==> flow/run.sh <==
#!/bin/bash
# the make line also repeats each setting of config.mk as NAME=value (left out here)
make -C /OpenROAD-flow-scripts/flow DESIGN_CONFIG=/design/flow/config.mk WORK_HOME=/design/flow/orfs CLKGATE_MAP_FILE= finish
==> flow/config.mk <==
export PLATFORM = sky130hd
export DESIGN_NAME = matvecmult
export DESIGN_NICKNAME = matvecmult
export VERILOG_FILES = /design/flow/design.v
export SDC_FILE = /design/flow/constraint.sdc
export NUM_CORES = 4
export LEC_CHECK = 0
export ABC_AREA = 0
export CAP_MARGIN = 30
export CELL_PAD_IN_SITES_DETAIL_PLACEMENT = 0
export CORE_MARGIN = 2
export CORE_UTILIZATION = 65
export CTS_CLUSTER_SIZE = 61
export GPL_ROUTABILITY_DRIVEN = 1
export MAX_ROUTING_LAYER = met4
export MIN_ROUTING_LAYER = met1
export SETUP_SLACK_MARGIN = 0.16
export SLEW_MARGIN = 20
export TNS_END_PERCENT = 65
==> flow/constraint.sdc <==
create_clock -name core_clock -period 10.6 [get_ports {CLK}]
set_input_delay 2.1200 -clock core_clock [delete_from_list [all_inputs] [get_ports {CLK}]]
set_output_delay 2.1200 -clock core_clock [all_outputs]
set_load 0.01 [all_outputs]
==> flow/design.v <==
module matvecmult(
    CLK,
    RST,
    vector_x,
    vector_b,
    vector_y,
    Q,
    A,
    finish
);
input               CLK;
input               RST;
input       [127:0]	vector_x;
input       [127:0]	vector_b;
output  reg [127:0]	vector_y;
input       [127:0]	Q;
output  reg [3:0]   A;
output  reg         finish;
integer i;
integer j;
reg [7:0] vector_x_w[0:15],vector_x_r[0:15];
reg [7:0] vector_b_w[0:15],vector_b_r[0:15];
reg [7:0] vector_y_w[0:15],vector_y_r[0:15];
reg [7:0] part_matrix_a_w[0:15],part_matrix_a_r[0:15];
reg       finish_w,finish_r;
reg [3:0] counter_w,counter_r;
reg [7:0] temp;
always @(*) begin
    vector_x_w[0] = vector_x[7:0];
    vector_x_w[1] = vector_x[15:8];
    vector_x_w[2] = vector_x[23:16];
    vector_x_w[3] = vector_x[31:24];
    vector_x_w[4] = vector_x[39:32];
    vector_x_w[5] = vector_x[47:40];
    vector_x_w[6] = vector_x[55:48];
    vector_x_w[7] = vector_x[63:56];
    vector_x_w[8] = vector_x[71:64];
    vector_x_w[9] = vector_x[79:72];
    vector_x_w[10] = vector_x[87:80];
    vector_x_w[11] = vector_x[95:88];
    vector_x_w[12] = vector_x[103:96];
    vector_x_w[13] = vector_x[111:104];
    vector_x_w[14] = vector_x[119:112];
    vector_x_w[15] = vector_x[127:120];
    vector_b_w[0] = vector_b[7:0];
    vector_b_w[1] = vector_b[15:8];
    vector_b_w[2] = vector_b[23:16];
    vector_b_w[3] = vector_b[31:24];
    vector_b_w[4] = vector_b[39:32];
    vector_b_w[5] = vector_b[47:40];
    vector_b_w[6] = vector_b[55:48];
    vector_b_w[7] = vector_b[63:56];
    vector_b_w[8] = vector_b[71:64];
    vector_b_w[9] = vector_b[79:72];
    vector_b_w[10] = vector_b[87:80];
    vector_b_w[11] = vector_b[95:88];
    vector_b_w[12] = vector_b[103:96];
    vector_b_w[13] = vector_b[111:104];
    vector_b_w[14] = vector_b[119:112];
    vector_b_w[15] = vector_b[127:120];
    part_matrix_a_w[0] = Q[7:0];
    part_matrix_a_w[1] = Q[15:8];
    part_matrix_a_w[2] = Q[23:16];
    part_matrix_a_w[3] = Q[31:24];
    part_matrix_a_w[4] = Q[39:32];
    part_matrix_a_w[5] = Q[47:40];
    part_matrix_a_w[6] = Q[55:48];
    part_matrix_a_w[7] = Q[63:56];
    part_matrix_a_w[8] = Q[71:64];
    part_matrix_a_w[9] = Q[79:72];
    part_matrix_a_w[10] = Q[87:80];
    part_matrix_a_w[11] = Q[95:88];
    part_matrix_a_w[12] = Q[103:96];
    part_matrix_a_w[13] = Q[111:104];
    part_matrix_a_w[14] = Q[119:112];
    part_matrix_a_w[15] = Q[127:120];
    for(i=0;i<=15;i=i+1) begin
        vector_y_w[i] = vector_y_r[i];
    end
    temp =  2*part_matrix_a_w[15]*vector_x_w[0]+
            2*part_matrix_a_w[14]*vector_x_w[1]+
            2*part_matrix_a_w[13]*vector_x_w[2]+
            2*part_matrix_a_w[12]*vector_x_w[3]+
            2*part_matrix_a_w[11]*vector_x_w[4]+
            2*part_matrix_a_w[10]*vector_x_w[5]+
            2*part_matrix_a_w[9]*vector_x_w[6]+
            2*part_matrix_a_w[8]*vector_x_w[7]+
            2*part_matrix_a_w[7]*vector_x_w[8]+
            2*part_matrix_a_w[6]*vector_x_w[9]+
            2*part_matrix_a_w[5]*vector_x_w[10]+
            2*part_matrix_a_w[4]*vector_x_w[11]+
            2*part_matrix_a_w[3]*vector_x_w[12]+
            2*part_matrix_a_w[2]*vector_x_w[13]+
            2*part_matrix_a_w[1]*vector_x_w[14]+
            2*part_matrix_a_w[0]*vector_x_w[15];
    finish_w = 1'b0;
    counter_w = counter_r;
    if(RST)
        counter_w = 1'b0;
    else if(counter_r<4'b1111) begin
        i = counter_r;
        vector_y_w[i] = vector_y_r[i]+temp+vector_b_w[i];
        counter_w = counter_r+1'b1;
    end
    else begin
        finish_w = 1'b1;
        if(finish_r==1'b0)
            vector_y_w[15] = vector_y_r[15]+temp+vector_b_w[15];
        else
            vector_y_w[15] = vector_y_r[15];
    end
    finish = finish_r;
    A = counter_w;
    vector_y = {vector_y_r[15],vector_y_r[14],vector_y_r[13],vector_y_r[12],vector_y_r[11],vector_y_r[10],vector_y_r[9],vector_y_r[8],vector_y_r[7],vector_y_r[6],vector_y_r[5],vector_y_r[4],vector_y_r[3],vector_y_r[2],vector_y_r[1],vector_y_r[0]};
end
always @(posedge CLK or posedge RST) begin
    if (RST) begin
        counter_r <= 1'b0;
        finish_r <= 1'b0;
        for(i=0;i<=15;i=i+1) begin
            part_matrix_a_r[i]<=1'b0;
            vector_y_r[i]<=1'b0;
        end
    end
    else begin
        counter_r <= counter_w;
        finish_r <= finish_w;
        for(i=0;i<=15;i=i+1) begin
            part_matrix_a_r[i]<=part_matrix_a_w[i];
            vector_y_r[i]<=vector_y_w[i];
        end
    end
end
endmodule
==> results of run 1 <==
[per-stage QoR]
step | area [um^2] | setup TNS [ns] | utilization | setup slack [ns] | cells
global placement | 26300 | -9.72 | 0.868 | -0.533 | 3116
CTS | 27100 | 0 | 0.893 | 0.161 | 3153
detailed placement | 26400 | -14.71 | 0.868 | -0.733 | 3118
floorplan | 19900 | 0 | - | 0.571 | 2124
[metal layers]
layer,overflow,global-route usage
met4,93,0.887
met2,149,0.991
met1,10,0.839
met3,19,0.788
met5,-,-
[timing repair]
action | 4_1_cts
endpoints found under the setup margin | 23
endpoints found under the hold margin | 0
resized | 24
setup buffers | 3
pin swaps | 17
==> impl_metrics.yaml, run 1 <==
# generated from flow reports
run_status:
  status: "did not finish"
  haltStage: "global routing (5_1_grt)"
  first-error: "[ERROR GRT-0232] Routing congestion too high. Check the congestion heatmap in the GUI."
clock_network:
  hold_buffers: 0
  cts_inserted_buffers: 17
  ctsHtreeMaxLevel: 4
  cts_max_path_buffers: 2
  clock-sinks: 133
  clock_tree_root_driver_cell: "clkbuf_16"
logic_synthesis:
  ys_sh_aoi: 0.0894
  synth_cell_types: 48
  synth_cells: 2124
  xor_share: 0.123
  yosys.area.top_type: "fa_1"
  fp_nets: 2947
  yosys.area_share.simple: 0.157
  netlist_top_cells_count: "and2_1 (257), inv_1 (251), ha_1 (238)"
  mux_share: 0.0543
  top_logic_kind: "adder cells"
  synth_adder_area_share: 0.350
  combined_area_of_all_synthesized_cells_um2: 19900
  synth_flops: 133
  yosys.stat.seqShare: 0.167
  yosys_area_um2: 19900
  synth_async_sr_flop_share: 1.00
  synthDominantCellAreaShare: 0.200
  flop_cell: "dfrtp_1"
  synth-cells-yosys: 2124
  netlist_top_cells_area: "fa_1 (20%), dfrtp_1 (17%), ha_1 (15%)"
  postSynthAreaPerCell_um2: 9.38
  edf_count: 0
  yosysMostFrequentCell: "and2_1"
  ys_warn_count: 7
die:
  floorplan.core_util: 0.656
  num_rows: 64
  num_io_pins: 519
  die_h_um: 179
  die_w_um: 179
  core_region_area_um2: 30300
  die-area_um2: 32100
place:
  gp_congestion: 1.01
  dp_hpwl_mm: 64.8
  port-buffer-count: 486
grt:
  global_router_s_overall_resource_usage: 0.879
  globalRoute.totalOverflow: 271
==> run 2: changes to the inputs <==
- ABC_AREA: 0 -> default
- CAP_MARGIN: 30 -> 20
- CELL_PAD_IN_SITES_DETAIL_PLACEMENT: 0 -> 1
- CORE_ASPECT_RATIO: default -> 0.69
- CORE_UTILIZATION: 65 -> 62
- CTS_CLUSTER_DIAMETER: default -> 40
- CTS_CLUSTER_SIZE: 61 -> default
- GPL_ROUTABILITY_DRIVEN: 1 -> 0
- GPL_TIMING_DRIVEN: default -> 0
- MAX_ROUTING_LAYER: met4 -> default
- MIN_ROUTING_LAYER: met1 -> default
- SETUP_SLACK_MARGIN: 0.16 -> 0.81
- SLEW_MARGIN: 20 -> 15
- TNS_END_PERCENT: 65 -> default
- clock period: 10.6 -> 7.03 ns (I/O delays scaled with it)
==> run 2 against run 1 <==
Effect of this change:
- the run fails in detailed placement (3_5_place_dp)
- die area up 4.8%
- area after synthesis is the same
- synthesized cell count stayed put
==> impl_metrics.yaml, run 2 <==
# generated from flow reports
die:
  floorplan.core_util: 0.630
  die-area_um2: 33600
  core_region_area_um2: 31600
  num_rows: 54
  die_w_um: 220
  num_io_pins: 519
  die_h_um: 153
logic_synthesis:
  xor_share: 0.123
  fp_nets: 2947
  synthDominantCellAreaShare: 0.200
  synth_async_sr_flop_share: 1.00
  edf_count: 0
  yosys.stat.seqShare: 0.167
  top_logic_kind: "adder cells"
  synth-cells-yosys: 2124
  yosys.area.top_type: "fa_1"
  flop_cell: "dfrtp_1"
  synth_flops: 133
  netlist_top_cells_area: "fa_1 (20%), dfrtp_1 (17%), ha_1 (15%)"
  yosys.area_share.simple: 0.157
  ys_warn_count: 7
  ys_sh_aoi: 0.0894
  yosysMostFrequentCell: "and2_1"
  yosys_area_um2: 19900
  synth_cells: 2124
  synth_adder_area_share: 0.350
  netlist_top_cells_count: "and2_1 (257), inv_1 (251), ha_1 (238)"
  mux_share: 0.0543
  synth_cell_types: 48
  postSynthAreaPerCell_um2: 9.38
  combined_area_of_all_synthesized_cells_um2: 19900
run_status:
  status: "did not finish"
  haltStage: "detailed placement (3_5_place_dp)"
  first-error: "[ERROR DPL-0033] detailed placement checks failed during check placement."
place:
  port-buffer-count: 486
run 2: per-stage QoR:
stage             TNS [ns]  hold slack (ns)
global placement   -208.29            0.487
floorplan          -100.29            0.533
==> run 3: changes to the inputs <==
- ABC_AREA: default -> 1
- CAP_MARGIN: 20 -> 30
- CELL_PAD_IN_SITES_DETAIL_PLACEMENT: 1 -> 0
- CORE_ASPECT_RATIO: 0.69 -> 1.02
- CORE_UTILIZATION: 62 -> 65
- CTS_CLUSTER_DIAMETER: 40 -> 26
- CTS_CLUSTER_SIZE: default -> 61
- GPL_ROUTABILITY_DRIVEN: 0 -> 1
- GPL_TIMING_DRIVEN: 0 -> default
- MIN_ROUTING_LAYER: default -> met1
- SETUP_SLACK_MARGIN: 0.81 -> 0.16
- SLEW_MARGIN: 15 -> 20
- TNS_END_PERCENT: default -> 65
- clock period: 7.03 -> 7.4 ns (I/O delays scaled with it)
==> run 3 against run 2 <==
Effect of this change:
- the flow stops in global routing (5_1_grt)
- synthesized cell count increased by 48%
- die area increased by 4.4%
- area after synthesis increased by 9.7%
==> impl_metrics.yaml, run 3 <==
# generated from flow reports
run_status:
  status: "did not finish"
  haltStage: "global routing (5_1_grt)"
  first-error: "[ERROR GRT-0116] Global routing finished with congestion. Check the congestion regions in the DRC Viewer."
logic_synthesis:
  synth_flops: 133
  mux_share: 0
  edf_count: 0
  xor_share: 0.0606
  netlist_top_cells_area: "nand2_1 (19%), fa_1 (18%), dfrtp_1 (15%)"
  yosys_area_um2: 21800
  ys_warn_count: 7
  synth_adder_area_share: 0.319
  yosys.area.top_type: "nand2_1"
  netlist_top_cells_count: "nand2_1 (1,081), inv_1 (705), ha_1 (238)"
  fp_nets: 3961
  top_logic_kind: "adder cells"
  synth-cells-yosys: 3138
  ys_sh_aoi: 0.0692
  combined_area_of_all_synthesized_cells_um2: 21800
  yosysMostFrequentCell: "nand2_1"
  flop_cell: "dfrtp_1"
  synth_async_sr_flop_share: 1.00
  synth_cell_types: 45
  yosys.area_share.simple: 0.266
  postSynthAreaPerCell_um2: 6.96
  yosys.stat.seqShare: 0.152
  synthDominantCellAreaShare: 0.186
  synth_cells: 3138
clock_network:
  cts_inserted_buffers: 17
  clock_tree_root_driver_cell: "clkbuf_16"
  ctsHtreeMaxLevel: 4
  hold_buffers: 0
  clock-sinks: 133
  cts_max_path_buffers: 2
place:
  dp_hpwl_mm: 68.2
  gp_congestion: 1.01
  place_inst: 4275
  port-buffer-count: 486
  pre_cts_slack_ns: -2.99
grt:
  globalRoute.totalOverflow: 231
  global_router_s_overall_resource_usage: 0.849
die:
  num_io_pins: 519
  core_region_area_um2: 32900
  num_rows: 67
  floorplan.core_util: 0.663
  die-area_um2: 35100
  die_w_um: 186
  die_h_um: 189
==> run 3: timing repair <==
item | 4_1_cts
pin swaps | 260
gates cloned | 3
buffers inserted | 20
resized | 764
endpoints found under the setup margin | 80
==> run 3: stage by stage <==
stage          cell area, um^2  utilization
2_1_floorplan            22200            -
3_5_place_dp             29300        0.890
4_1_cts                  31400        0.953
3_3_place_gp             29300        0.889
==> run 3: per-layer routing <==
metal	global-route usage	GRT overflow
met3	0.779	10
met5	0.481	1
met4	0.855	79
met2	0.969	137
met1	0.818	4
==> run 4: changes to the inputs <==
- ABC_AREA: 1 -> default
- CAP_MARGIN: 30 -> 20
- CELL_PAD_IN_SITES_DETAIL_PLACEMENT: 0 -> default
- CORE_ASPECT_RATIO: 1.02 -> default
- CORE_UTILIZATION: 65 -> 66
- CTS_CLUSTER_DIAMETER: 26 -> default
- CTS_CLUSTER_SIZE: 61 -> 83
- GPL_ROUTABILITY_DRIVEN: 1 -> default
- MAX_ROUTING_LAYER: default -> met4
- MIN_ROUTING_LAYER: met1 -> default
- SETUP_SLACK_MARGIN: 0.16 -> -0.66
- TNS_END_PERCENT: 65 -> default
- clock period: 7.4 -> 9.29 ns (I/O delays scaled with it)
==> run 4 against run 3 <==
Effect of this change:
- the run again fails in global routing (5_1_grt)
- die area decreased by 10%
- synthesized cell count down 32%
- area after synthesis fell by 8.8%
==> impl_metrics.yaml, run 4 <==
# generated from flow reports
run_status:
  status: "did not finish"
  haltStage: "global routing (5_1_grt)"
  first-error: "[ERROR GRT-0232] Routing congestion too high. Check the congestion heatmap in the GUI."
logic_synthesis:
  yosysMostFrequentCell: "and2_1"
  synth_adder_area_share: 0.350
  synth_cells: 2124
  fp_nets: 2947
  yosys.area_share.simple: 0.157
  synth_flops: 133
  ys_warn_count: 7
  flop_cell: "dfrtp_1"
  yosys.stat.seqShare: 0.167
  top_logic_kind: "adder cells"
  mux_share: 0.0543
  postSynthAreaPerCell_um2: 9.38
  yosys_area_um2: 19900
  netlist_top_cells_area: "fa_1 (20%), dfrtp_1 (17%), ha_1 (15%)"
  synth_async_sr_flop_share: 1.00
  synth-cells-yosys: 2124
  xor_share: 0.123
  edf_count: 0
  ys_sh_aoi: 0.0894
  yosys.area.top_type: "fa_1"
  combined_area_of_all_synthesized_cells_um2: 19900
  synthDominantCellAreaShare: 0.200
  netlist_top_cells_count: "and2_1 (257), inv_1 (251), ha_1 (238)"
  synth_cell_types: 48
clock_network:
  ctsHtreeMaxLevel: 4
  hold_buffers: 0
  clock-sinks: 133
  clock_tree_root_driver_cell: "clkbuf_16"
  cts_inserted_buffers: 17
  cts_max_path_buffers: 2
place:
  port-buffer-count: 486
  place_area_um2: 26700
  dp_hpwl_mm: 67.4
  place_inst: 3158
  gp_congestion: 1.08
die:
  die_w_um: 178
  num_rows: 63
  floorplan.core_util: 0.670
  core_region_area_um2: 29700
  die-area_um2: 31600
  num_io_pins: 519
  die_h_um: 178
grt:
  global_router_s_overall_resource_usage: 0.917
  globalRoute.totalOverflow: 689
run 4: per-stage QoR:
| step | setup WS (ns) | hold slack (ns) |
|---|---|---|
| floorplan | -0.477 | 0.533 |
| global placement | -1.53 | 0.489 |
| detailed placement | -1.86 | 0.511 |
| CTS | -0.853 | 0.534 |
run 4: routing by layer:
layer	GRT overflow	global-route usage
met1	24	0.846
met2	467	1.06
met3	20	0.798
met4	178	0.984
met5	-	-
run 4: timing repair:
item | CTS
pin swaps | 40
setup endpoints to repair | 45
setup buffers | 3
gates resized | 81
==> run 5: changes to the inputs <==
- ABC_AREA: default -> 1
- CORE_UTILIZATION: 66 -> 63
- CTS_CLUSTER_SIZE: 83 -> default
- MAX_ROUTING_LAYER: met4 -> default
- SETUP_SLACK_MARGIN: -0.66 -> default
- clock period: 9.29 -> 7.29 ns (I/O delays scaled with it)
==> run 5 against run 4 <==
Effect of this change:
- the run again fails in global routing (5_1_grt)
- die area increased by 15%
- synthesized cell count grew 48%
- area after synthesis grew 9.7%
==> impl_metrics.yaml, run 5 <==
# generated from flow reports
logic_synthesis:
  synth_flops: 133
  yosysMostFrequentCell: "nand2_1"
  fp_nets: 3961
  ys_warn_count: 7
  yosys.area.top_type: "nand2_1"
  postSynthAreaPerCell_um2: 6.96
  flop_cell: "dfrtp_1"
  synth-cells-yosys: 3138
  yosys.stat.seqShare: 0.152
  synth_async_sr_flop_share: 1.00
  synth_adder_area_share: 0.319
  combined_area_of_all_synthesized_cells_um2: 21800
  mux_share: 0
  synth_cell_types: 45
  netlist_top_cells_count: "nand2_1 (1,081), inv_1 (705), ha_1 (238)"
  synthDominantCellAreaShare: 0.186
  yosys_area_um2: 21800
  netlist_top_cells_area: "nand2_1 (19%), fa_1 (18%), dfrtp_1 (15%)"
  xor_share: 0.0606
  yosys.area_share.simple: 0.266
  synth_cells: 3138
  edf_count: 0
  top_logic_kind: "adder cells"
  ys_sh_aoi: 0.0692
clock_network:
  ctsHtreeMaxLevel: 4
  hold_buffers: 0
  cts_inserted_buffers: 17
  cts_max_path_buffers: 2
  clock-sinks: 133
  clock_tree_root_driver_cell: "clkbuf_16"
run_status:
  status: "did not finish"
  first-error: "[ERROR GRT-0232] Routing congestion too high. Check the congestion heatmap in the GUI."
  haltStage: "global routing (5_1_grt)"
place:
  gp_congestion: 1.09
  port-buffer-count: 486
  dp_hpwl_mm: 68.4
  place_area_um2: 29400
die:
  die-area_um2: 36200
  core_region_area_um2: 34400
  floorplan.core_util: 0.636
  die_w_um: 190
  num_io_pins: 519
  die_h_um: 190
  num_rows: 68
grt:
  globalRoute.totalOverflow: 164
  global_router_s_overall_resource_usage: 0.824
## run 5: per-stage QoR
stage | cells | utilization | hold WS (ns) | worst slack [ns]
after floorplan | 3138 | - | 0.527 | -1.96
after global placement | 4286 | 0.856 | 0.485 | -2.82
after detailed placement | 4286 | 0.856 | 0.490 | -3.07
after CTS | 4336 | 0.906 | 0.505 | -2.23
## run 5: repair_timing
action / 4_1_cts
resized: 538
gates cloned: 1
setup buffers: 17
endpoints found under the setup margin: 80
pin swaps: 169
## run 5: per-layer routing
| metal | GRT overflow | global-route usage |
|---|---|---|
| met3 | 2 | 0.710 |
| met5 | 0 | 0.321 |
| met1 | 0 | 0.791 |
| met4 | 69 | 0.886 |
| met2 | 93 | 0.971 |
==> run 6: changes to the inputs <==
- ABC_AREA: 1 -> default
- CORE_UTILIZATION: 63 -> 68
- CTS_CLUSTER_DIAMETER: default -> 285
- CTS_CLUSTER_SIZE: default -> 37
- MAX_ROUTING_LAYER: default -> met4
- SETUP_SLACK_MARGIN: default -> -0.58
- clock period: 7.29 -> 8.75 ns (I/O delays scaled with it)
==> run 6 against run 5 <==
Effect of this change:
- synthesized cell count decreased by 32%
- area after synthesis decreased by 8.8%
- die area decreased by 15%
- the run fails in clock tree synthesis (4_1_cts)
==> impl_metrics.yaml, run 6 <==
# generated from flow reports
logic_synthesis:
  combined_area_of_all_synthesized_cells_um2: 19900
  netlist_top_cells_count: "and2_1 (257), inv_1 (251), ha_1 (238)"
  yosysMostFrequentCell: "and2_1"
  synth_adder_area_share: 0.350
  ys_warn_count: 7
  yosys_area_um2: 19900
  ys_sh_aoi: 0.0894
  synth_cell_types: 48
  yosys.area_share.simple: 0.157
  synth_flops: 133
  yosys.stat.seqShare: 0.167
  fp_nets: 2947
  xor_share: 0.123
  yosys.area.top_type: "fa_1"
  top_logic_kind: "adder cells"
  synth_cells: 2124
  mux_share: 0.0543
  postSynthAreaPerCell_um2: 9.38
  flop_cell: "dfrtp_1"
  synth-cells-yosys: 2124
  synthDominantCellAreaShare: 0.200
  netlist_top_cells_area: "fa_1 (20%), dfrtp_1 (17%), ha_1 (15%)"
  edf_count: 0
  synth_async_sr_flop_share: 1.00
die:
  floorplan.core_util: 0.692
  core_region_area_um2: 28800
  die-area_um2: 30700
  num_io_pins: 519
  num_rows: 62
  die_h_um: 175
  die_w_um: 175
run_status:
  haltStage: "clock tree synthesis (4_1_cts)"
  status: "did not finish"
  first-error: "[ERROR DPL-0038] Utilization greater than 100%, impossible to legalize"
place:
  dp_hpwl_mm: 72.3
  pre_cts_slack_ns: -1.96
  place_inst: 3166
  port-buffer-count: 486
  gp_congestion: 1.08
run 6: per-stage QoR:
stage / cell area, um^2 / TNS (ns) / hold slack (ns)
2_1_floorplan: 20200 / -15.58 / 0.533
3_3_place_gp: 27100 / -80.10 / 0.488
3_5_place_dp: 27100 / -104.24 / 0.508
==> run 7: changes to the inputs <==
- ABC_AREA: default -> 0
- CAP_MARGIN: 20 -> 30
- CELL_PAD_IN_SITES_DETAIL_PLACEMENT: default -> 2
- CELL_PAD_IN_SITES_GLOBAL_PLACEMENT: default -> 2
- CORE_ASPECT_RATIO: default -> 1.29
- CORE_UTILIZATION: 68 -> 30
- CTS_CLUSTER_DIAMETER: 285 -> default
- CTS_CLUSTER_SIZE: 37 -> 61
- GPL_ROUTABILITY_DRIVEN: default -> 0
- MIN_ROUTING_LAYER: default -> met2
- PLACE_DENSITY_LB_ADDON: default -> 0.27
- SETUP_SLACK_MARGIN: -0.58 -> 0.16
- SLEW_MARGIN: 20 -> 25
- TNS_END_PERCENT: default -> 65
- clock period: 8.75 -> 11.2 ns (I/O delays scaled with it)
==> run 7 against run 6 <==
Effect of this change:
- now clean on timing, DRC and antenna
- die area grew 120%
- area after synthesis unchanged
- synthesized cell count did not move
==> impl_metrics.yaml, run 7 <==
# physical design summary
final_layout:
  final_net_count: 3526
  areaGrowthSynthToFinish_pct: 39.0
  seq_area_um2: 3330
  logic_area_um2: 15800
  finalNonFillerCells: 3589
  layout.cell_area.non_filler_um2: 27700
  fill_cells: 7112
logic_synthesis:
  fp_nets: 2947
  yosysMostFrequentCell: "and2_1"
  synth-cells-yosys: 2124
  mux_share: 0.0543
  combined_area_of_all_synthesized_cells_um2: 19900
  edf_count: 0
  netlist_top_cells_count: "and2_1 (257), inv_1 (251), ha_1 (238)"
  xor_share: 0.123
  yosys.area.top_type: "fa_1"
  ys_warn_count: 7
  synth_cells: 2124
  yosys_area_um2: 19900
  synth_flops: 133
  synthDominantCellAreaShare: 0.200
  synth_adder_area_share: 0.350
  ys_sh_aoi: 0.0894
  yosys.area_share.simple: 0.157
  postSynthAreaPerCell_um2: 9.38
  flop_cell: "dfrtp_1"
  top_logic_kind: "adder cells"
  yosys.stat.seqShare: 0.167
  netlist_top_cells_area: "fa_1 (20%), dfrtp_1 (17%), ha_1 (15%)"
  synth_cell_types: 48
  synth_async_sr_flop_share: 1.00
setup_path:
  critical_path.startpoint: "vector_x[67]"
  setup.worst_path.start_class: "primary input"
  path_class: "in -> reg"
  r2r-start: "counter_r[1]"
  critical_path_arrival_ns: 11.12
  critPathCaptureType: "flop"
  critical_path.most_common_cell: "fa_1"
  crit_end: "vector_y_r[12][7]"
  timing.critical_path.fanout_max: 12
  critical_path_max_stage_delay_ns: 0.55
  r2r_slack_ns: 5.23
  worstSetupPathDepth: 31
  timing.reg2reg.worst_path_depth: 24
  crit_family: "adder cells"
  crit_buf_inv: 9
  timing.critical_path.required_ns: 11.52
  regToRegEndpoint: "vector_y_r[12][7]"
  crit_path_top_delay_cell: "clkdlybuf4s50_1"
die:
  die_h_um: 297
  die-area_um2: 68500
  die_w_um: 231
  core_region_area_um2: 65900
  num_io_pins: 519
  floorplan.core_util: 0.302
  num_rows: 107
clock_network:
  cts_max_path_buffers: 2
  clock-sinks: 133
  insertion_delay_ns: 0.45
  path_clk_slew_ns: 0.06
  ctsHtreeMaxLevel: 4
  cts_tree: "built"
  cts_inserted_buffers: 17
  clock_tree_root_driver_cell: "clkbuf_16"
detailed_routing:
  wl_per_cell_um: 27.8
  route.vias.total: 25600
  drt-vias-per-instance: 7.13
  dr.first_iter.drc_count: 4341
  post-route-drc-count: 0
  detail_route.first_pass.iterations: 9
  postRouteAntennaNets: 0
  wl_mm: 99.8
worst_hold_path:
  hold_path.startpoint: "vector_y_r[4][4]"
  whs_path_depth: 2
  worstHoldPathType: "reg -> reg"
  hold_end: "vector_y_r[4][4]"
final_timing:
  final.setup_skew_ns: 0.0143
  max_clock_freq_ghz: 0.0926
  worst_slew_margin_rel: 0.303
  layout_min_cycle_time_ns: 10.80
  hold_fails_final_rpt: 0
  tightest_slew_ns: 1.05
  fin_ws_ns: 0.403
  holdWs_ns: 0.523
  period_used_share: 0.964
  rsz0062_at_grt: "false"
  setup_viol: 0
  totalNegativeSetupSlack_ns: 0
  report.final.slew_viol_count: 0
grt:
  number_of_antenna_violations_at_the_first_check_in_global_routing: 0
  global_router_s_overall_resource_usage: 0.451
  grt_first_pass_wirelength_mm: 142
  number_of_global_route_vias_before_repair: 30400
  pin_count_of_the_biggest_net_entering_global_routing: 75
  globalRoute.totalOverflow: 0
run:
  drv_cap: 0
  log.warning_count: 61
place:
  port-buffer-count: 486
  pre_cts_slack_ns: -0.572
  place_inst: 3551
  place_area_um2: 26700
  dp_hpwl_mm: 82.0
run_status:
  status: "timing/DRC/antenna clean"
[run 7: final cells by class]
class,instances,share of cell area
diodes,1,0.0000904
clock buffers,18,0.0155
clock inverters,14,0.00474
inverters,251,0.0341
multi-input cells,1680,0.570
flip-flops and latches,133,0.120
well taps,872,0.0394
repair buffers,620,0.216
[run 7: metrics by stage]
stage / util
3_3_place_gp: 0.405
3_5_place_dp: 0.405
5_1_grt: 0.420
4_1_cts: 0.414
2_1_floorplan: -
6_report: 0.420
[run 7: repair_timing]
item,4_1_cts,5_1_grt
setup endpoints to repair,15,32
pin swaps,1,22
hold buffers,0,0
buffers inserted,2,3
resized,3,75
[run 7: per-layer routing]
metal / track usage / part of all wire
met2: 0.582 / 0.53
met1: - / 0
met5: - / 0
met4: 0.119 / 0.11
met3: 0.482 / 0.36
==> run 8: changes to the inputs <==
- ABC_AREA: 0 -> default
- CAP_MARGIN: 30 -> 20
- CELL_PAD_IN_SITES_DETAIL_PLACEMENT: 2 -> default
- CELL_PAD_IN_SITES_GLOBAL_PLACEMENT: 2 -> default
- CORE_ASPECT_RATIO: 1.29 -> default
- CORE_UTILIZATION: 30 -> 58
- CTS_CLUSTER_SIZE: 61 -> default
- GPL_ROUTABILITY_DRIVEN: 0 -> default
- MAX_ROUTING_LAYER: met4 -> default
- MIN_ROUTING_LAYER: met2 -> default
- PLACE_DENSITY_LB_ADDON: 0.27 -> default
- SETUP_SLACK_MARGIN: 0.16 -> default
- SLEW_MARGIN: 25 -> 20
- TNS_END_PERCENT: 65 -> default
- clock period: 11.2 -> 5.62 ns (I/O delays scaled with it)
==> run 8 against run 7 <==
Effect of this change:
- the run now fails in global routing (5_1_grt)
- synthesized cell count unchanged
- die area down 48%
- area after synthesis unchanged
==> impl_metrics.yaml, run 8 <==
# generated from flow reports
clock_network:
  clock_tree_root_driver_cell: "clkbuf_16"
  clock-sinks: 133
  cts_max_path_buffers: 2
  ctsHtreeMaxLevel: 4
  cts_inserted_buffers: 17
  hold_buffers: 0
logic_synthesis:
  edf_count: 0
  xor_share: 0.123
  yosys.stat.seqShare: 0.167
  combined_area_of_all_synthesized_cells_um2: 19900
  synth_flops: 133
  netlist_top_cells_area: "fa_1 (20%), dfrtp_1 (17%), ha_1 (15%)"
  yosys.area.top_type: "fa_1"
  synth_adder_area_share: 0.350
  synth_cell_types: 48
  mux_share: 0.0543
  postSynthAreaPerCell_um2: 9.38
  flop_cell: "dfrtp_1"
  synthDominantCellAreaShare: 0.200
  yosys_area_um2: 19900
  netlist_top_cells_count: "and2_1 (257), inv_1 (251), ha_1 (238)"
  ys_warn_count: 7
  yosysMostFrequentCell: "and2_1"
  fp_nets: 2947
  top_logic_kind: "adder cells"
  ys_sh_aoi: 0.0894
  synth-cells-yosys: 2124
  synth_cells: 2124
  yosys.area_share.simple: 0.157
  synth_async_sr_flop_share: 1.00
grt:
  globalRoute.totalOverflow: 64
  global_router_s_overall_resource_usage: 0.793
die:
  num_rows: 67
  num_io_pins: 519
  floorplan.core_util: 0.591
  die_h_um: 189
  core_region_area_um2: 33700
  die_w_um: 189
  die-area_um2: 35800
place:
  dp_hpwl_mm: 65.0
  pre_cts_slack_ns: -4.41
  place_inst: 3257
  port-buffer-count: 486
  gp_congestion: 0.974
run_status:
  first-error: "[ERROR GRT-0232] Routing congestion too high. Check the congestion heatmap in the GUI."
  status: "did not finish"
  haltStage: "global routing (5_1_grt)"
run 8: what timing repair did:
action | 4_1_cts
pin swaps | 214
setup endpoints to repair | 96
cloned | 2
resized | 680
buffers inserted | 14
run 8: per-layer routing:
metal / global-route usage / GRT overflow
met5: 0.456 / 0
met4: 0.771 / 30
met3: 0.703 / 0
met2: 0.942 / 32
met1: 0.762 / 2
run 8: through the flow:
step | util | cell area, um^2
after floorplan | - | 20800
after global placement | 0.831 | 28000
after detailed placement | 0.831 | 28000
after CTS | 0.897 | 30200
==> run 9: changes to the inputs <==
- CORE_UTILIZATION: 58 -> 64
- CTS_CLUSTER_DIAMETER: default -> 255
- CTS_CLUSTER_SIZE: default -> 98
- PLACE_DENSITY: default -> 0.35
- clock period: 5.62 -> 9.82 ns (I/O delays scaled with it)
==> run 9 against run 8 <==
Effect of this change:
- the run again fails in global routing (5_1_grt)
- area after synthesis stayed put
- die area is 9.2% lower
- synthesized cell count stayed put
==> impl_metrics.yaml, run 9 <==
# generated from flow reports
clock_network:
  cts_max_path_buffers: 2
  clock-sinks: 133
  cts_inserted_buffers: 17
  clock_tree_root_driver_cell: "clkbuf_16"
  ctsHtreeMaxLevel: 4
  hold_buffers: 0
logic_synthesis:
  ys_sh_aoi: 0.0894
  fp_nets: 2947
  mux_share: 0.0543
  yosys_area_um2: 19900
  top_logic_kind: "adder cells"
  synth_async_sr_flop_share: 1.00
  synth_cells: 2124
  ys_warn_count: 7
  yosysMostFrequentCell: "and2_1"
  postSynthAreaPerCell_um2: 9.38
  combined_area_of_all_synthesized_cells_um2: 19900
  synthDominantCellAreaShare: 0.200
  synth_flops: 133
  xor_share: 0.123
  edf_count: 0
  yosys.stat.seqShare: 0.167
  yosys.area.top_type: "fa_1"
  synth-cells-yosys: 2124
  flop_cell: "dfrtp_1"
  synth_cell_types: 48
  netlist_top_cells_area: "fa_1 (20%), dfrtp_1 (17%), ha_1 (15%)"
  yosys.area_share.simple: 0.157
  synth_adder_area_share: 0.350
  netlist_top_cells_count: "and2_1 (257), inv_1 (251), ha_1 (238)"
die:
  core_region_area_um2: 30600
  die_h_um: 180
  num_rows: 64
  die_w_um: 180
  num_io_pins: 519
  floorplan.core_util: 0.651
  die-area_um2: 32500
place:
  gp_congestion: 1.01
  pre_cts_slack_ns: -1.23
  place_area_um2: 26600
  port-buffer-count: 486
  dp_hpwl_mm: 64.2
run_status:
  haltStage: "global routing (5_1_grt)"
  status: "did not finish"
  first-error: "[ERROR GRT-0232] Routing congestion too high. Check the congestion heatmap in the GUI."
grt:
  globalRoute.totalOverflow: 575
  global_router_s_overall_resource_usage: 0.881
==> run 9: through the flow <==
step	instances	setup TNS [ns]	util	hold slack, ns
CTS	3183	-1.57	0.925	0.527
detailed placement	3143	-43.62	0.869	0.509
global placement	3143	-34.34	0.869	0.497
floorplan	2124	0	-	0.533
==> run 9: metal layers <==
layer,GRT overflow,global-route usage
met4,183,0.947
met1,13,0.832
met5,0,0.489
met2,365,1.03
met3,14,0.773
==> run 9: repair_timing <==
action	in CTS
gates resized	239
endpoints found under the setup margin	59
pin swaps	103
gates cloned	1
buffers inserted	8
==> run 10: changes to the inputs <==
- CORE_UTILIZATION: 64 -> 40
- CTS_CLUSTER_DIAMETER: 255 -> default
- CTS_CLUSTER_SIZE: 98 -> default
- PLACE_DENSITY: 0.35 -> default
- clock period: 9.82 -> 11.6 ns (I/O delays scaled with it)
==> run 10 against run 9 <==
Effect of this change:
- now clean on timing, DRC and antenna
- synthesized cell count stayed put
- area after synthesis stayed put
- die area is 59% higher
==> impl_metrics.yaml, run 10 <==
# physical design summary
setup_path:
  timing.reg2reg.worst_path_depth: 22
  critical_path_arrival_ns: 11.43
  critical_path.most_common_cell: "fa_1"
  critical_path.startpoint: "vector_x[9]"
  critical_path_max_stage_delay_ns: 0.62
  r2r-start: "counter_r[2]"
  regToRegEndpoint: "vector_y_r[13][7]"
  timing.critical_path.fanout_max: 15
  r2r_slack_ns: 6.00
  path_class: "in -> reg"
  crit_end: "vector_y_r[13][7]"
  worstSetupPathDepth: 30
  crit_buf_inv: 8
  critPathCaptureType: "flop"
  crit_family: "adder cells"
  crit_path_top_delay_cell: "fa_1"
  timing.critical_path.required_ns: 11.91
  setup.worst_path.start_class: "primary input"
die:
  core_region_area_um2: 49100
  floorplan.core_util: 0.406
  die_h_um: 227
  num_io_pins: 519
  num_rows: 81
  die_w_um: 227
  die-area_um2: 51600
logic_synthesis:
  top_logic_kind: "adder cells"
  fp_nets: 2947
  mux_share: 0.0543
  synth-cells-yosys: 2124
  edf_count: 0
  combined_area_of_all_synthesized_cells_um2: 19900
  yosys.area_share.simple: 0.157
  yosysMostFrequentCell: "and2_1"
  synth_async_sr_flop_share: 1.00
  synth_cell_types: 48
  synth_adder_area_share: 0.350
  flop_cell: "dfrtp_1"
  netlist_top_cells_area: "fa_1 (20%), dfrtp_1 (17%), ha_1 (15%)"
  yosys.area.top_type: "fa_1"
  ys_warn_count: 7
  yosys_area_um2: 19900
  synth_flops: 133
  ys_sh_aoi: 0.0894
  postSynthAreaPerCell_um2: 9.38
  netlist_top_cells_count: "and2_1 (257), inv_1 (251), ha_1 (238)"
  synth_cells: 2124
  synthDominantCellAreaShare: 0.200
  xor_share: 0.123
  yosys.stat.seqShare: 0.167
clock_network:
  hold_buffers: 0
  ctsHtreeMaxLevel: 4
  cts_resized: 0
  cts_max_path_buffers: 2
  cts_inserted_buffers: 17
  cts_tree: "built"
  path_clk_slew_ns: 0.06
  clock_tree_root_driver_cell: "clkbuf_16"
  clock-sinks: 133
  post_cts_buffers: 0
  insertion_delay_ns: 0.43
grt:
  global_router_s_overall_resource_usage: 0.306
  pin_count_of_the_biggest_net_entering_global_routing: 86
  globalRoute.totalOverflow: 0
  grt_first_pass_wirelength_mm: 115
  number_of_antenna_violations_at_the_first_check_in_global_routing: 8
  number_of_global_route_vias_before_repair: 17900
final_timing:
  report.final.slew_viol_count: 0
  holdWs_ns: 0.506
  max_clock_freq_ghz: 0.0900
  worst_slew_margin_rel: 0.271
  tightest_slew_ns: 1.09
  setup_viol: 0
  rsz0062_at_grt: "false"
  final.setup_skew_ns: 0.0124
  totalNegativeSetupSlack_ns: 0
  period_used_share: 0.958
  layout_min_cycle_time_ns: 11.11
  hold_fails_final_rpt: 0
worst_hold_path:
  hold_end: "vector_y_r[2][3]"
  worstHoldPathType: "reg -> reg"
  whs_path_depth: 2
  hold_path.startpoint: "vector_y_r[2][3]"
run_status:
  status: "timing/DRC/antenna clean"
detailed_routing:
  wl_per_cell_um: 24.2
  wl_mm: 79.4
  post-route-drc-count: 0
  detail_route.first_pass.iterations: 5
  drt-vias-per-instance: 5.34
  postRouteAntennaNets: 0
  route.vias.total: 17600
  dr.first_iter.drc_count: 1644
run:
  log.warning_count: 61
  drv_cap: 0
place:
  dp_hpwl_mm: 67.7
  port-buffer-count: 486
  gp_congestion: 0.927
final_layout:
  fill_cells: 4599
  areaGrowthSynthToFinish_pct: 31.7
  final_net_count: 3426
  finish.utilization: 0.535
==> run 10: through the flow <==
stage / setup WS, ns / instances / instance area [um^2]
3_3_place_gp: 0.0547 / 3248 / 25700
4_1_cts: 0.490 / 3279 / 26200
3_5_place_dp: 0.0595 / 3248 / 25700
2_1_floorplan: 1.37 / 2124 / 19900
5_1_grt: 0.135 / 3284 / 26200
6_report: 0.486 / 3285 / 26200
==> run 10: layer usage <==
metal / up-vias / GRT usage / part of all wire
li1: 7924 / - / -
met1: 8823 / 0.434 / 0.45
met2: 678 / 0.479 / 0.46
met3: 121 / 0.0503 / 0.067
met4: 4 / 0.0957 / 0.032
met5: - / 0 / 0.00040
==> run 10: layout make-up <==
cell class / count / area, um^2 / area share
antenna: 6 / 15.0 / 0.000572
clock buffer: 23 / 478 / 0.0182
clock inverter: 8 / 76.3 / 0.00291
inverter: 251 / 945 / 0.0360
multi-input combinational: 1680 / 15400 / 0.588
sequential: 133 / 3330 / 0.127
tap: 664 / 831 / 0.0317
timing repair buffer: 520 / 5140 / 0.196
==> run 11: changes to the inputs <==
- CORE_UTILIZATION: 40 -> 64
- CTS_CLUSTER_DIAMETER: default -> 255
- CTS_CLUSTER_SIZE: default -> 98
- PLACE_DENSITY: default -> 0.35
- clock period: 11.6 -> 9.8 ns (I/O delays scaled with it)
==> run 11 against run 10 <==
Effect of this change:
- the flow now stops in global routing (5_1_grt)
- die area down 37%
- area after synthesis stayed put
- synthesized cell count unchanged
==> impl_metrics.yaml, run 11 <==
# generated from flow reports
die:
  die_h_um: 180
  floorplan.core_util: 0.651
  die_w_um: 180
  core_region_area_um2: 30600
  die-area_um2: 32500
  num_io_pins: 519
  num_rows: 64
logic_synthesis:
  synth_flops: 133
  netlist_top_cells_area: "fa_1 (20%), dfrtp_1 (17%), ha_1 (15%)"
  yosys.area_share.simple: 0.157
  synth_cells: 2124
  yosys_area_um2: 19900
  mux_share: 0.0543
  ys_sh_aoi: 0.0894
  synth-cells-yosys: 2124
  combined_area_of_all_synthesized_cells_um2: 19900
  ys_warn_count: 7
  yosys.stat.seqShare: 0.167
  netlist_top_cells_count: "and2_1 (257), inv_1 (251), ha_1 (238)"
  fp_nets: 2947
  edf_count: 0
  yosysMostFrequentCell: "and2_1"
  top_logic_kind: "adder cells"
  synth_cell_types: 48
  synthDominantCellAreaShare: 0.200
  xor_share: 0.123
  synth_async_sr_flop_share: 1.00
  synth_adder_area_share: 0.350
  postSynthAreaPerCell_um2: 9.38
  yosys.area.top_type: "fa_1"
  flop_cell: "dfrtp_1"
clock_network:
  hold_buffers: 0
  clock_tree_root_driver_cell: "clkbuf_16"
  ctsHtreeMaxLevel: 4
  clock-sinks: 133
  cts_max_path_buffers: 2
  cts_inserted_buffers: 17
grt:
  global_router_s_overall_resource_usage: 0.841
  globalRoute.totalOverflow: 119
run_status:
  status: "did not finish"
  first-error: "[ERROR GRT-0232] Routing congestion too high. Check the congestion heatmap in the GUI."
  haltStage: "global routing (5_1_grt)"
place:
  port-buffer-count: 486
  place_inst: 3156
  gp_congestion: 1.01
  dp_hpwl_mm: 66.1
  pre_cts_slack_ns: -1.41
==> run 11: layer usage <==
metal	global-route usage	overflow
met4	0.861	58
met2	0.964	54
met3	0.750	5
met1	0.812	2
met5	0.551	0
==> run 11: timing repair <==
| action | 4_1_cts |
|---|---|
| gates cloned | 0 |
| endpoints found under the setup margin | 64 |
| pin swaps | 89 |
| buffers inserted | 12 |
| resized | 207 |
==> run 11: through the flow <==
step | setup TNS [ns] | cell area, um^2 | hold WS, ns | utilization
after floorplan | 0 | 19900 | 0.533 | -
after CTS | -4.70 | 28200 | 0.540 | 0.921
after detailed placement | -52.11 | 26700 | 0.525 | 0.872
after global placement | -39.93 | 26700 | 0.498 | 0.872
==> run 12: changes to the inputs <==
- ABC_AREA: default -> 1
- CORE_UTILIZATION: 64 -> 51
- PLACE_DENSITY: 0.35 -> default
- SETUP_SLACK_MARGIN: default -> -0.42
- clock period: 9.8 -> 5.49 ns (I/O delays scaled with it)
==> run 12 against run 11 <==
Effect of this change:
- the layout now fails its checks (negative setup slack)
- die area is 37% higher
- area after synthesis is 9.7% higher
- synthesized cell count grew 48%
==> impl_metrics.yaml, run 12 <==
# physical design summary
final_timing:
  rsz0062_at_grt: "true"
  hold_fails_final_rpt: 0
  worst_slew_margin_rel: 0.425
  setup_viol: 96
  totalNegativeSetupSlack_ns: -223.98
  tightest_slew_ns: 0.860
  layout_min_cycle_time_ns: 9.09
  fin_ws_ns: -3.60
  final.setup_skew_ns: 0.0200
  period_used_share: 1.65
  report.final.slew_viol_count: 0
  max_clock_freq_ghz: 0.110
detailed_routing:
  route.vias.total: 23900
  wl_per_cell_um: 19.2
  post-route-drc-count: 0
  postRouteAntennaNets: 0
  dr.first_iter.drc_count: 1767
  wl_mm: 85.4
  drt-vias-per-instance: 5.36
  detail_route.first_pass.iterations: 6
setup_path:
  regToRegEndpoint: "vector_y_r[2][7]"
  critPathCaptureType: "flop"
  timing.critical_path.fanout_max: 7
  setup.worst_path.start_class: "primary input"
  timing.reg2reg.worst_path_depth: 25
  worstSetupPathDepth: 34
  path_class: "in -> reg"
  timing.critical_path.required_ns: 5.80
  crit_family: "adder cells"
  crit_end: "vector_y_r[2][7]"
  r2r-start: "counter_r[0]"
  crit_path_top_delay_cell: "fa_2"
  r2r_slack_ns: -0.33
  critical_path.startpoint: "Q[83]"
  critical_path_arrival_ns: 9.39
  critical_path_max_stage_delay_ns: 0.63
  critical_path.most_common_cell: "fa_1"
  crit_buf_inv: 7
grt:
  number_of_antenna_violations_at_the_first_check_in_global_routing: 4
  global_router_s_overall_resource_usage: 0.376
  number_of_global_route_vias_before_repair: 24800
  pin_count_of_the_biggest_net_entering_global_routing: 57
  grt_first_pass_wirelength_mm: 130
  globalRoute.totalOverflow: 0
logic_synthesis:
  mux_share: 0
  netlist_top_cells_area: "nand2_1 (19%), fa_1 (18%), dfrtp_1 (15%)"
  fp_nets: 3961
  edf_count: 0
  top_logic_kind: "adder cells"
  synth_cell_types: 45
  synthDominantCellAreaShare: 0.186
  netlist_top_cells_count: "nand2_1 (1,081), inv_1 (705), ha_1 (238)"
  yosys.area.top_type: "nand2_1"
  yosys.stat.seqShare: 0.152
  flop_cell: "dfrtp_1"
  ys_sh_aoi: 0.0692
  yosys_area_um2: 21800
  xor_share: 0.0606
  ys_warn_count: 7
  synth-cells-yosys: 3138
  yosys.area_share.simple: 0.266
  synth_flops: 133
  postSynthAreaPerCell_um2: 6.96
  synth_async_sr_flop_share: 1.00
  synth_cells: 3138
  combined_area_of_all_synthesized_cells_um2: 21800
  synth_adder_area_share: 0.319
  yosysMostFrequentCell: "nand2_1"
clock_network:
  ctsHtreeMaxLevel: 4
  cts_max_path_buffers: 2
  insertion_delay_ns: 0.43
  clock-sinks: 133
  hold_buffers: 0
  clock_tree_root_driver_cell: "clkbuf_16"
  path_clk_slew_ns: 0.07
  cts_inserted_buffers: 17
  cts_tree: "built"
final_layout:
  areaGrowthSynthToFinish_pct: 47.9
  final_net_count: 4723
  finalNonFillerCells: 4456
place:
  dp_hpwl_mm: 69.3
  port-buffer-count: 486
  gp_congestion: 0.965
  pre_cts_slack_ns: -4.49
  place_inst: 4400
die:
  num_rows: 75
  die-area_um2: 44500
  floorplan.core_util: 0.518
  die_w_um: 211
  core_region_area_um2: 42100
  num_io_pins: 519
  die_h_um: 211
worst_hold_path:
  whs_path_depth: 2
  hold_end: "vector_y_r[14][2]"
  hold_path.startpoint: "vector_y_r[14][2]"
  worstHoldPathType: "reg -> reg"
run_status:
  checks_that_blocked_layout_checks: "negative setup slack"
  status: "failed layout checks"
run:
  log.warning_count: 65
  drv_cap: 0
[run 12: per-stage QoR]
step	cell area, um^2	util	hold WS, ns
3_3_place_gp	29900	0.710	0.487
3_5_place_dp	29900	0.710	0.500
5_1_grt	32300	0.767	0.532
6_report	32300	0.767	0.520
2_1_floorplan	22400	-	0.527
4_1_cts	31400	0.746	0.516
[run 12: layout make-up]
cell class / count / area [um^2]
Antenna cell: 4 / 10.0
Clock buffer: 18 / 429
Clock inverter: 14 / 141
Fill cell: 3135 / 9820
Inverter: 715 / 2690
Multi-Input combinational cell: 2239 / 18000
Sequential cell: 133 / 3330
Tap cell: 539 / 674
Timing Repair Buffer: 794 / 7080
[run 12: metal layers]
metal	GRT usage	share of wire
met4	0.175	0.054
met2	0.661	0.49
met1	0.441	0.37
met3	0.0766	0.090
met5	0	0
[run 12: repair_timing]
action	4_1_cts	5_1_grt
pin swaps	152	154
endpoints found under the setup margin	96	96
cloned	0	2
setup buffers	12	8
resized	419	397
==> run 13: changes to the inputs <==
- ABC_AREA: 1 -> default
- CORE_UTILIZATION: 51 -> 66
- CTS_CLUSTER_DIAMETER: 255 -> 346
- CTS_CLUSTER_SIZE: 98 -> 83
- SETUP_SLACK_MARGIN: -0.42 -> -0.66
- clock period: 5.49 -> 9.26 ns (I/O delays scaled with it)
==> run 13 against run 12 <==
Effect of this change:
- the flow now stops in global routing (5_1_grt)
- area after synthesis down 8.8%
- synthesized cell count down 32%
- die area down 29%
==> impl_metrics.yaml, run 13 <==
# generated from flow reports
clock_network:
  cts_max_path_buffers: 2
  hold_buffers: 0
  clock-sinks: 133
  cts_inserted_buffers: 17
  clock_tree_root_driver_cell: "clkbuf_16"
  ctsHtreeMaxLevel: 4
logic_synthesis:
  synth-cells-yosys: 2124
  yosysMostFrequentCell: "and2_1"
  combined_area_of_all_synthesized_cells_um2: 19900
  fp_nets: 2947
  flop_cell: "dfrtp_1"
  netlist_top_cells_count: "and2_1 (257), inv_1 (251), ha_1 (238)"
  top_logic_kind: "adder cells"
  edf_count: 0
  xor_share: 0.123
  synth_cell_types: 48
  ys_warn_count: 7
  synth_flops: 133
  synth_async_sr_flop_share: 1.00
  yosys.area_share.simple: 0.157
  netlist_top_cells_area: "fa_1 (20%), dfrtp_1 (17%), ha_1 (15%)"
  synth_adder_area_share: 0.350
  postSynthAreaPerCell_um2: 9.38
  yosys.area.top_type: "fa_1"
  mux_share: 0.0543
  synth_cells: 2124
  yosys.stat.seqShare: 0.167
  synthDominantCellAreaShare: 0.200
  yosys_area_um2: 19900
  ys_sh_aoi: 0.0894
die:
  num_rows: 63
  core_region_area_um2: 29700
  die_h_um: 178
  floorplan.core_util: 0.670
  die_w_um: 178
  num_io_pins: 519
  die-area_um2: 31600
run_status:
  haltStage: "global routing (5_1_grt)"
  first-error: "[ERROR GRT-0232] Routing congestion too high. Check the congestion heatmap in the GUI."
  status: "did not finish"
place:
  dp_hpwl_mm: 66.4
  gp_congestion: 1.04
  port-buffer-count: 486
  place_area_um2: 26700
grt:
  global_router_s_overall_resource_usage: 0.822
  globalRoute.totalOverflow: 169
## run 13: repair_timing
| action | in CTS |
|---|---|
| pin swaps | 89 |
| endpoints found under the setup margin | 57 |
| setup buffers | 8 |
| resized | 209 |
## run 13: metrics by stage
step           setup WS (ns)  instances
2_1_floorplan         -0.501       2124
3_5_place_dp           -1.79       3155
3_3_place_gp           -1.61       3155
4_1_cts               -0.785       3194
## run 13: routing by layer
metal | global-route usage | overflow
met1 | 0.797 | 1
met2 | 0.966 | 88
met4 | 0.871 | 80
met5 | 0.356 | 0
met3 | 0.702 | 0
==> run 14: changes to the inputs <==
- CTS_CLUSTER_DIAMETER: 346 -> 285
- CTS_CLUSTER_SIZE: 83 -> 46
- HOLD_SLACK_MARGIN: default -> 0.29
- SETUP_SLACK_MARGIN: -0.66 -> 1.28
- clock period: 9.26 -> 10.6 ns (I/O delays scaled with it)
==> run 14 against run 13 <==
Effect of this change:
- area after synthesis unchanged
- die area unchanged
- the flow again stops in global routing (5_1_grt)
- synthesized cell count unchanged
==> impl_metrics.yaml, run 14 <==
# generated from flow reports
place:
  place_area_um2: 26500
  port-buffer-count: 486
  place_inst: 3084
  gp_congestion: 1.03
  dp_hpwl_mm: 63.8
logic_synthesis:
  fp_nets: 2947
  synthDominantCellAreaShare: 0.200
  yosys.area_share.simple: 0.157
  netlist_top_cells_count: "and2_1 (257), inv_1 (251), ha_1 (238)"
  yosys_area_um2: 19900
  yosys.area.top_type: "fa_1"
  edf_count: 0
  ys_sh_aoi: 0.0894
  yosysMostFrequentCell: "and2_1"
  yosys.stat.seqShare: 0.167
  synth_flops: 133
  xor_share: 0.123
  synth_adder_area_share: 0.350
  top_logic_kind: "adder cells"
  netlist_top_cells_area: "fa_1 (20%), dfrtp_1 (17%), ha_1 (15%)"
  ys_warn_count: 7
  synth_async_sr_flop_share: 1.00
  synth-cells-yosys: 2124
  flop_cell: "dfrtp_1"
  synth_cells: 2124
  mux_share: 0.0543
  combined_area_of_all_synthesized_cells_um2: 19900
  postSynthAreaPerCell_um2: 9.38
  synth_cell_types: 48
run_status:
  haltStage: "global routing (5_1_grt)"
  first-error: "[ERROR GRT-0116] Global routing finished with congestion. Check the congestion regions in the DRC Viewer."
  status: "did not finish"
clock_network:
  cts_inserted_buffers: 17
  cts_max_path_buffers: 2
  ctsHtreeMaxLevel: 4
  hold_buffers: 0
  clock_tree_root_driver_cell: "clkbuf_16"
  clock-sinks: 133
die:
  core_region_area_um2: 29700
  num_rows: 63
  num_io_pins: 519
  die_h_um: 178
  die-area_um2: 31600
  die_w_um: 178
  floorplan.core_util: 0.670
grt:
  global_router_s_overall_resource_usage: 0.793
  globalRoute.totalOverflow: 166
[run 14: metrics by stage]
stage,TNS [ns],hold WS (ns),setup WS [ns]
2_1_floorplan,0,0.533,0.843
3_3_place_gp,-1.19,0.490,-0.0805
3_5_place_dp,-3.33,0.505,-0.223
4_1_cts,0,0.517,0.733
[run 14: per-layer routing]
layer  GRT usage  GRT overflow
met1       0.737             2
met2       0.969            88
met3       0.679             2
met4       0.838            74
met5       0.333             0
[run 14: repair_timing]
action                     CTS
setup endpoints to repair   65
setup buffers                9
resized                    686
pin swaps                  129
cloned                       1
==> run 15: changes to the inputs <==
- CORE_UTILIZATION: 66 -> 62
- CTS_CLUSTER_DIAMETER: 285 -> 392
- CTS_CLUSTER_SIZE: 46 -> 95
- HOLD_SLACK_MARGIN: 0.29 -> default
- PLACE_DENSITY: default -> 0.38
- SETUP_SLACK_MARGIN: 1.28 -> default
- TNS_END_PERCENT: default -> 10
- clock period: 10.6 -> 7.56 ns (I/O delays scaled with it)
==> run 15 against run 14 <==
Effect of this change:
- the run again fails in global routing (5_1_grt)
- area after synthesis stayed put
- die area grew 6.3%
- synthesized cell count unchanged
==> impl_metrics.yaml, run 15 <==
# generated from flow reports
logic_synthesis:
  postSynthAreaPerCell_um2: 9.38
  top_logic_kind: "adder cells"
  combined_area_of_all_synthesized_cells_um2: 19900
  fp_nets: 2947
  yosys.stat.seqShare: 0.167
  synth-cells-yosys: 2124
  yosysMostFrequentCell: "and2_1"
  yosys.area.top_type: "fa_1"
  edf_count: 0
  xor_share: 0.123
  synth_async_sr_flop_share: 1.00
  synthDominantCellAreaShare: 0.200
  synth_cell_types: 48
  yosys.area_share.simple: 0.157
  netlist_top_cells_area: "fa_1 (20%), dfrtp_1 (17%), ha_1 (15%)"
  synth_adder_area_share: 0.350
  yosys_area_um2: 19900
  mux_share: 0.0543
  ys_warn_count: 7
  netlist_top_cells_count: "and2_1 (257), inv_1 (251), ha_1 (238)"
  ys_sh_aoi: 0.0894
  flop_cell: "dfrtp_1"
  synth_cells: 2124
  synth_flops: 133
place:
  place_area_um2: 27200
  port-buffer-count: 486
  gp_congestion: 1.02
  dp_hpwl_mm: 66.1
clock_network:
  hold_buffers: 0
  cts_max_path_buffers: 2
  clock_tree_root_driver_cell: "clkbuf_16"
  cts_inserted_buffers: 17
  ctsHtreeMaxLevel: 4
  clock-sinks: 133
die:
  die_h_um: 183
  floorplan.core_util: 0.631
  die_w_um: 183
  die-area_um2: 33600
  core_region_area_um2: 31600
  num_io_pins: 519
  num_rows: 65
grt:
  global_router_s_overall_resource_usage: 0.820
  globalRoute.totalOverflow: 15
run_status:
  haltStage: "global routing (5_1_grt)"
  status: "did not finish"
  first-error: "[ERROR GRT-0232] Routing congestion too high. Check the congestion heatmap in the GUI."
run 15: metal layers:
metal	overflow	GRT usage
met4	5	0.794
met2	9	0.948
met1	1	0.792
met3	0	0.749
met5	0	0.541
run 15: metrics by stage:
stage	instances	setup slack [ns]	hold slack [ns]
after floorplan	2124	-1.59	0.533
after global placement	3193	-2.70	0.491
after detailed placement	3193	-3.00	0.522
after CTS	3234	-1.82	0.536
run 15: timing repair:
action                     CTS
setup buffers                9
pin swaps                  200
gates cloned                 1
setup endpoints to repair   80
gates resized              547
==> run 16: changes to the inputs <==
- CAP_MARGIN: 20 -> 40
- CELL_PAD_IN_SITES_GLOBAL_PLACEMENT: default -> 3
- CORE_ASPECT_RATIO: default -> 0.93
- CORE_UTILIZATION: 62 -> 37
- CTS_CLUSTER_DIAMETER: 392 -> 50
- CTS_CLUSTER_SIZE: 95 -> 11
- GPL_TIMING_DRIVEN: default -> 0
- MAX_ROUTING_LAYER: default -> met4
- MIN_ROUTING_LAYER: default -> met2
- PLACE_DENSITY: 0.38 -> default
- PLACE_DENSITY_LB_ADDON: default -> 0.1
- TNS_END_PERCENT: 10 -> default
- clock period: 7.56 -> 10.0 ns (I/O delays scaled with it)
==> run 16 against run 15 <==
Effect of this change:
- the run now finishes clean
- area after synthesis unchanged
- synthesized cell count unchanged
- die area increased by 66%
==> impl_metrics.yaml, run 16 <==
# physical design summary
run_status:
  status: "timing/DRC/antenna clean"
logic_synthesis:
  synth_cell_types: 48
  combined_area_of_all_synthesized_cells_um2: 19900
  fp_nets: 2947
  yosys.area_share.simple: 0.157
  synth_cells: 2124
  edf_count: 0
  xor_share: 0.123
  postSynthAreaPerCell_um2: 9.38
  yosys.stat.seqShare: 0.167
  synth_async_sr_flop_share: 1.00
  synthDominantCellAreaShare: 0.200
  synth-cells-yosys: 2124
  flop_cell: "dfrtp_1"
  yosys_area_um2: 19900
  top_logic_kind: "adder cells"
  ys_sh_aoi: 0.0894
  yosys.area.top_type: "fa_1"
  synth_flops: 133
  netlist_top_cells_count: "and2_1 (257), inv_1 (251), ha_1 (238)"
  yosysMostFrequentCell: "and2_1"
  ys_warn_count: 7
  netlist_top_cells_area: "fa_1 (20%), dfrtp_1 (17%), ha_1 (15%)"
  synth_adder_area_share: 0.350
  mux_share: 0.0543
setup_path:
  timing.critical_path.fanout_max: 6
  setup.worst_path.start_class: "primary input"
  critical_path_max_stage_delay_ns: 0.59
  path_class: "in -> reg"
  crit_buf_inv: 7
  worstSetupPathDepth: 30
  critical_path.most_common_cell: "fa_1"
  crit_family: "adder cells"
  crit_path_top_delay_cell: "fa_1"
  timing.reg2reg.worst_path_depth: 25
  critical_path_arrival_ns: 10.24
  crit_end: "vector_y_r[6][7]"
  critical_path.startpoint: "vector_x[105]"
  regToRegEndpoint: "vector_y_r[6][7]"
  critPathCaptureType: "flop"
  timing.critical_path.required_ns: 10.33
  r2r-start: "counter_r[2]"
  r2r_slack_ns: 3.18
run:
  drv_cap: 0
  log.warning_count: 62
grt:
  global_router_s_overall_resource_usage: 0.535
  number_of_antenna_violations_at_the_first_check_in_global_routing: 0
  globalRoute.totalOverflow: 0
  pin_count_of_the_biggest_net_entering_global_routing: 85
  grt_first_pass_wirelength_mm: 137
  number_of_global_route_vias_before_repair: 28800
final_layout:
  layout.cell_area.non_filler_um2: 28400
  logic_area_um2: 17200
  fill_cells: 4906
  final_net_count: 3505
  seq_area_um2: 3330
  finish.utilization: 0.537
  areaGrowthSynthToFinish_pct: 42.6
detailed_routing:
  post-route-drc-count: 0
  top_signal_layer_used: "met4"
  met2_wirelength_mm: 41.8
  drt-vias-per-instance: 7.35
  route.vias.total: 25100
  postRouteAntennaNets: 0
  drt-met1-wl_um: 0
  wl_per_cell_um: 27.9
  met3WireLength_mm: 43.9
  wl_mm: 95.1
  detail_route.first_pass.iterations: 15
  dr.first_iter.drc_count: 4670
clock_network:
  hold_buffers: 0
  insertion_delay_ns: 0.46
  cts_inserted_buffers: 17
  path_clk_slew_ns: 0.07
  cts_max_path_buffers: 2
  clock_tree_root_driver_cell: "clkbuf_16"
  ctsHtreeMaxLevel: 4
  cts_tree: "built"
  clock-sinks: 133
final_timing:
  period_used_share: 0.991
  layout_min_cycle_time_ns: 9.91
  worst_slew_margin_rel: 0.354
  totalNegativeSetupSlack_ns: 0
  rsz0062_at_grt: "true"
  tightest_slew_ns: 0.970
  report.final.slew_viol_count: 0
  hold_fails_final_rpt: 0
  max_clock_freq_ghz: 0.101
  final.setup_skew_ns: 0.0145
  setup_viol: 0
die:
  floorplan.core_util: 0.376
  num_rows: 81
  die-area_um2: 55700
  num_io_pins: 519
  die_w_um: 245
  core_region_area_um2: 52900
  die_h_um: 228
place:
  gp_congestion: 1.08
  port-buffer-count: 486
  place_area_um2: 26000
  dp_hpwl_mm: 75.0
worst_hold_path:
  whs_path_depth: 2
  worstHoldPathType: "reg -> reg"
  hold_end: "vector_y_r[4][2]"
  hold_path.startpoint: "vector_y_r[4][2]"
## run 16: repair_timing
item                                    in CTS  in global routing
pin swaps                                   52                121
gates cloned                                 1                  0
endpoints found under the setup margin      49                 38
setup buffers                                7                  4
gates resized                              263                594
## run 16: per-layer routing
metal	GRT usage	up-vias
li1	-	8028
met1	-	8636
met2	0.560	7514
met3	0.758	906
met4	0.122	0
met5	-	-
## run 16: cell type report
cell class | instances | share of cell area
Inverter | 251 | 0.0335
Sequential cell | 133 | 0.117
Multi-Input combinational cell | 1680 | 0.605
Clock buffer | 17 | 0.0150
Tap cell | 705 | 0.0311
Timing Repair Buffer | 539 | 0.182
Clock inverter | 15 | 0.00665
Antenna cell | 15 | 0.00132
Buffer | 60 | 0.00837
## run 16: stage by stage
step                setup slack, ns  hold WS (ns)  instances
floorplan                    0.0912         0.533       2124
global placement              -1.38         0.494       3315
detailed placement            -1.47         0.503       3337
CTS                        0.000382         0.526       3377
global route                -0.0563         0.553       3400
finish                       0.0921         0.534       3415
